Setup of job 3897:
## uart_rx
module uart_rx
  #(parameter CLKS_PER_BIT = 104)
  (
   input        i_Clock,
   input        i_Rst,
   input        i_Rx_Serial,
   output reg [15:0] o_Rx_Byte,
  output reg square_wave,
  output reg pin1,
  output  reg pin2
  );
For scale: ~4300 cells after synthesis, about 110 flip-flops, about 22 I/O pins.
clock: 100.0 ns
lec_check: 0
cap_margin: 20
core_aspect_ratio: 1.84
core_margin: 10
core_utilization: 54
slew_margin: 20
run.sh (not shown) runs the stock make flow with config.mk's settings and CLKGATE_MAP_FILE=.
diff inputs: job 3897 => job 8479
- CORE_ASPECT_RATIO now 0.5, was 1.84
- TNS_END_PERCENT now 95, previously not set
- PLACE_DENSITY now 0.43, previously not set
- CTS_CLUSTER_DIAMETER now 96, previously not set
- CTS_CLUSTER_SIZE now 98, previously not set
- CORE_MARGIN now 2, was 10
- CORE_UTILIZATION now 61, was 54
### Flow results
- Relative max-transition margin on job 8479 is up relative to job 3897.
- Note that the count of filler cells inserted in the layout recorded for job 3897 amounts to 1.3 times the value seen in job 8479.
- Compared with job 3897, total routed wirelength in job 8479 decreased by a little under 10%.
- Core util | job 8479 vs job 3897 | job 8479 higher
- Relative to job 3897, the final cell area reported for job 8479 is lower.
- In the reports for job 8479 and job 3897, the smaller global-route wire length before repair belongs to job 8479.
- Core utilization at floorplan (higher): job 8479
For job 1654, these inputs were changed with respect to job 8479:
- swapping 95 for 5 in TNS_END_PERCENT
- clearing PLACE_DENSITY, which used to be 0.43
- putting GPL_TIMING_DRIVEN at 0 where nothing was set
- swapping 61 for 39 in CORE_UTILIZATION
### Flow results
Between job 8479 and job 1654, the number of non-clock buffers in the layout is lower for job 8479. Summary of job 1654 over job 8479: number of nets in the layout rose by 120, routed via count divided by cell count fell by about 10%. Summary of job 1654 over job 8479: worst slew margin relative to its limit moved down; final clock period utilization by the worst path saw an increase; vias after detailed routing fell about 1.5%. Job 8479 → job 1654: number of violations reported at the end of detailed-routing iteration 0 saw a decrease, global-route usage moved down. Job 8479 ended up with o_Rx_Byte[1] as its critical path launch point; job 1654 ended up with o_Rx_Byte[0]. In job 1654, area growth from synthesis to layout is higher than in job 8479.
Input-level comparison between job 9390 and job 1654:
- setting GPL_ROUTABILITY_DRIVEN to 0 for the first time
- changing CORE_UTILIZATION from 39 to 54
- changing CAP_MARGIN from 20 to 35
- removing GPL_TIMING_DRIVEN (formerly 0)
- changing CTS_CLUSTER_SIZE from 98 to 32
Results
- [job 9390 vs job 1654] met2 demand-to-capacity share in global routing: higher in job 9390
- | combined buffer and inverter count along the critical path | higher: job 1654 |
- The lower count of clock-buffer cells in the layout came out of job 1654.
- | worst-margin pin slew | higher: job 1654 |
- NOTE: non-clock buffer count in job 9390 falls short of that of job 1654
> inputs changed (job 9390 -> job 1531)
- GPL_ROUTABILITY_DRIVEN removed (was 0)
- CORE_UTILIZATION changed from 54 to 72
- TNS_END_PERCENT removed (was 5)
- CTS_CLUSTER_DIAMETER removed (was 96)
- CORE_ASPECT_RATIO changed from 0.5 to 1.2
- CAP_MARGIN changed from 35 to 20
- CTS_CLUSTER_SIZE removed (was 32)
Notes after the runs:
Delta (job 1531 minus job 9390): die area fell by 25%; hold-fix buffer count after cts stayed essentially flat; number of vias per cell rose by 6.4%.
Changes in job 1362 relative to job 1531:
- a change of CORE_ASPECT_RATIO from 1.2 to 0.5
- an added GPL_ROUTABILITY_DRIVEN of 0
- a change of CORE_UTILIZATION from 72 to 40
Between job 1362 and job 1531, it is job 1362 whose clock skew is higher, by 0.021 ns.
Delta (job 1362 minus job 1531): wire length higher, worst setup slack lower.

---

== v30 ==
Starting RTL as in the previous note.
Design uart_rx, start of the top module:
module uart_rx
  #(parameter CLKS_PER_BIT = 104)
  (
   input        i_Clock,
   input        i_Rst,
   input        i_Rx_Serial,
   output reg [15:0] o_Rx_Byte,
  output reg square_wave,
  output reg pin1,
  output  reg pin2
  );
clock: 123.0 ns
lec_check: 0
abc_area: 1
cap_margin: 5
core_aspect_ratio: 1.44
core_margin: 2
core_utilization: 40
cts_cluster_size: 88
slew_margin: 10
v30 completed end to end with timing, DRC and antenna clean.
Setup changes, v30 to v59
Settings: GPL_TIMING_DRIVEN newly set to 0; CORE_UTILIZATION changed from 40 to 48; PLACE_DENSITY newly set to 0.55.
## What came out
v59: PASS, flow complete, no timing, DRC or antenna violations
Comparing v30 against v59, there is no change at all in antenna diode count.
Comparing number of cells traversed by the worst register-to-register path for v30 and v59, the smaller number came from v30.
v30 → v59: cell area after synthesis stayed essentially flat; floorplan core density rose by 7.9 points.
Here is what was changed in the inputs of v40 compared with v59.
Settings: SLEW_MARGIN now 20, was 10; PLACE_DENSITY no longer set, was 0.55; CAP_MARGIN now 20, was 5; CORE_UTILIZATION now 58, was 48; CTS_CLUSTER_SIZE no longer set, was 88; ABC_AREA no longer set, was 1; CORE_ASPECT_RATIO no longer set, was 1.44; GPL_TIMING_DRIVEN no longer set, was 0; the clock period (ns, I/O delays scaled along) now 52.1, was 123.0.
- v40 did not finish: a tool error stopped it during global routing (5_1_grt).
- v59: no failed stages, no open violations at the end
- simple AND/OR/NAND/NOR gates as the main kind of combinational logic by area was reported by v59, and AND-OR/OR-AND gates by v40.
- Placeable core area, v40 vs v59: down by more than 10%
- In the metrics for v59 and v40, the one carrying the higher cell count after placement is v40.
- Delta (v40 minus v59): fraction of synthesized area in multiplexers increased by 4.3 points relative to the old numbers; area share of and/or/nand/nor cells after synthesis moved down; synthesized area rose 3.2%; number of unique standard cell types used by synthesis picked up an extra 48; area fraction in xor and xnor cells has decreased.
- Against v59, v40 comes in 14% lower on area of the chip.
- Total of flip-flops plus latches after synthesis: v40 vs v59, no meaningful difference
- Against v59, v40 comes in 55.63 ns lower on post-placement setup slack.

---

Setup of job 630:
uart_rx again, from the RTL that the note above started with.
make LEC_CHECK=0 ABC_AREA=1 CAP_MARGIN=5 CELL_PAD_IN_SITES_DETAIL_PLACEMENT=1 CORE_ASPECT_RATIO=0.64 CORE_MARGIN=8 CORE_UTILIZATION=25 GPL_ROUTABILITY_DRIVEN=0 GPL_TIMING_DRIVEN=0 MAX_ROUTING_LAYER=met4 MIN_ROUTING_LAYER=met2 PLACE_DENSITY_LB_ADDON=0.17 SETUP_SLACK_MARGIN=5.0 SLEW_MARGIN=20 finish   # period 93.5 ns
Changes in job 8006 relative to job 630:
- CELL_PAD_IN_SITES_DETAIL_PLACEMENT no longer set, was 1
- CORE_MARGIN now 2, was 8
- GPL_ROUTABILITY_DRIVEN no longer set, was 0
- GPL_TIMING_DRIVEN no longer set, was 0
- SETUP_SLACK_MARGIN no longer set, was 5.0
- PLACE_DENSITY_LB_ADDON no longer set, was 0.17
- CORE_UTILIZATION now 40, was 25
- CORE_ASPECT_RATIO no longer set, was 0.64
- CAP_MARGIN now 20, was 5
- MAX_ROUTING_LAYER no longer set, was met4
- ABC_AREA no longer set, was 1
- MIN_ROUTING_LAYER no longer set, was met2
- the clock period (ns, I/O delays scaled along) now 93.8, was 93.5
==> comparison <==
Timing, DRC, antenna: 0 failures across job 630 and job 8006
Routing usage on met1 was higher in job 8006 than in job 630.
Across both runs, area reported by Yosys stat was higher for job 8006 than for job 630.
Job 630 ended up with met3 as its highest-utilization routing layer at the global route stage; job 8006 ended up with met2.
Top metal layer carrying routed signals: met4 -> job 630, met5 -> job 8006
Job 8006 vs. job 630: total nets after synthesis dropped 603; simple logic cell fraction of the synthesized area decreased 6.3 points; hold slack higher; setup slack decreased by 4.80 ns relative to the old numbers.
Job 8006 packs its core tighter than job 630.
Job 8006 vs job 630, via count went down by 31%.
Job 8006 vs. job 630: number of well-tap cells placed went down 37%, global routing usage summed across all routing layers went down 3.6 points.

---

== run A ==
uart_rx again, from the RTL that the note above started with.
// uart_rx
module uart_rx
  #(parameter CLKS_PER_BIT = 104)
  (
   input        i_Clock,
   input        i_Rst,
   input        i_Rx_Serial,
   output reg [15:0] o_Rx_Byte,
  output reg square_wave,
  output reg pin1,
  output  reg pin2
  );
  parameter s_IDLE         = 3'b000;
  parameter s_RX_START_BIT = 3'b001;
  parameter s_RX_DATA_BITS = 3'b010;
  parameter s_RX_STOP_BIT  = 3'b011;
  parameter s_CLEANUP      = 3'b100;
  reg  [7:0] data_check;
  reg [7:0] first_8bit;
  reg [7:0] second_8bit;
  reg           r_Rx_Data_R;
  reg           r_Rx_Data;
  reg [15:0]     r_Clock_Count;
  reg [4:0]     r_Bit_Index;  
  reg [15:0]     r_Rx_Byte;
  reg [2:0]     r_SM_Main;
wire [60:0] distZ = 61'hFFFFFFFFFFFFFF;
reg [23:0] counter;
reg toggle;
reg toggle_n;
wire [23:0] store;
wire [15:0] distA;
reg [15:0] distB;
reg stop;
reg [15:0] rpm;
assign distA =40*distZ;
assign store = (rpm == 16'd0) ? 24'hFFFFFF : (18 * 100000)/ rpm;
  always @(posedge i_Clock)
    begin
    if (i_Rst)
    begin
      r_Rx_Data_R <= 1'b1;
      r_Rx_Data   <= 1'b1;
      o_Rx_Byte   <= 16'd0;
      rpm         <= 16'd0;
      counter     <= 24'd0;
      toggle      <= 1'b1;
      distB       <= 16'd0;
      stop        <= 1'b0;
      square_wave <= 1'b1;
      pin1        <= 1'b0;
      pin2        <= 1'b0;
    end
    else
    begin
      r_Rx_Data_R <= i_Rx_Serial;
      r_Rx_Data   <= i_Rx_Serial;
     o_Rx_Byte[15:8] <= second_8bit;
     o_Rx_Byte[7:0] <= first_8bit;
     rpm <= {second_8bit, first_8bit};
toggle_n = toggle;
if (stop==0)
begin
counter <= counter + 1;
if (counter >= store )
begin
toggle_n = ~toggle;
toggle <= toggle_n;
counter<=0;
if (second_8bit[7] == 0)
begin
pin1 <= 0;
pin2 <= 1;
end
else
begin
pin1 <= 1;
pin2 <= 0;
end
if (toggle_n==0)
begin
distB <= distB +1;
end
end
if (distB ==distA)
begin
stop <= 1;
end
else
begin
square_wave <= toggle_n;
end
end
end
end
always @(posedge i_Clock)
begin
    if (i_Rst)
    begin
      r_SM_Main     <= s_IDLE;
      r_Clock_Count <= 16'd0;
      r_Bit_Index   <= 5'd0;
  ...
Settings: LEC_CHECK=0, CAP_MARGIN=40, CORE_MARGIN=2, CORE_UTILIZATION=54, CTS_CLUSTER_DIAMETER=355, CTS_CLUSTER_SIZE=69, GPL_ROUTABILITY_DRIVEN=0, GPL_TIMING_DRIVEN=0, HOLD_SLACK_MARGIN=0.01, MAX_ROUTING_LAYER=met4, MIN_ROUTING_LAYER=met1, SETUP_SLACK_MARGIN=-0.97, SLEW_MARGIN=20, TNS_END_PERCENT=95; clock period 152.0 ns.
No stage failed in run A, and the final checks on the layout all came back clean.
For run B, these inputs were changed with respect to run A:
# run A
export LEC_CHECK = 0
export CAP_MARGIN = 40
export CORE_MARGIN = 2
export CORE_UTILIZATION = 54
export CTS_CLUSTER_DIAMETER = 355
export CTS_CLUSTER_SIZE = 69
export GPL_ROUTABILITY_DRIVEN = 0
export GPL_TIMING_DRIVEN = 0
export HOLD_SLACK_MARGIN = 0.01
export MAX_ROUTING_LAYER = met4
export MIN_ROUTING_LAYER = met1
export SETUP_SLACK_MARGIN = -0.97
export SLEW_MARGIN = 20
export TNS_END_PERCENT = 95
create_clock -name core_clock -period 152.0 [get_ports {i_Clock}]
# run B
export LEC_CHECK = 0
export CAP_MARGIN = 20
export CORE_MARGIN = 2
export CORE_UTILIZATION = 40
export SLEW_MARGIN = 20
create_clock -name core_clock -period 100.0 [get_ports {i_Clock}]
- Delta (run B minus run A): achievable frequency now sits higher; setup slack after placement now sits lower; wire length of the first global-routing pass now sits higher; worst setup slack after layout now sits lower; fraction of the cycle the final worst path needs now sits higher.
- Cell area after layout: run B vs run A — no meaningful difference
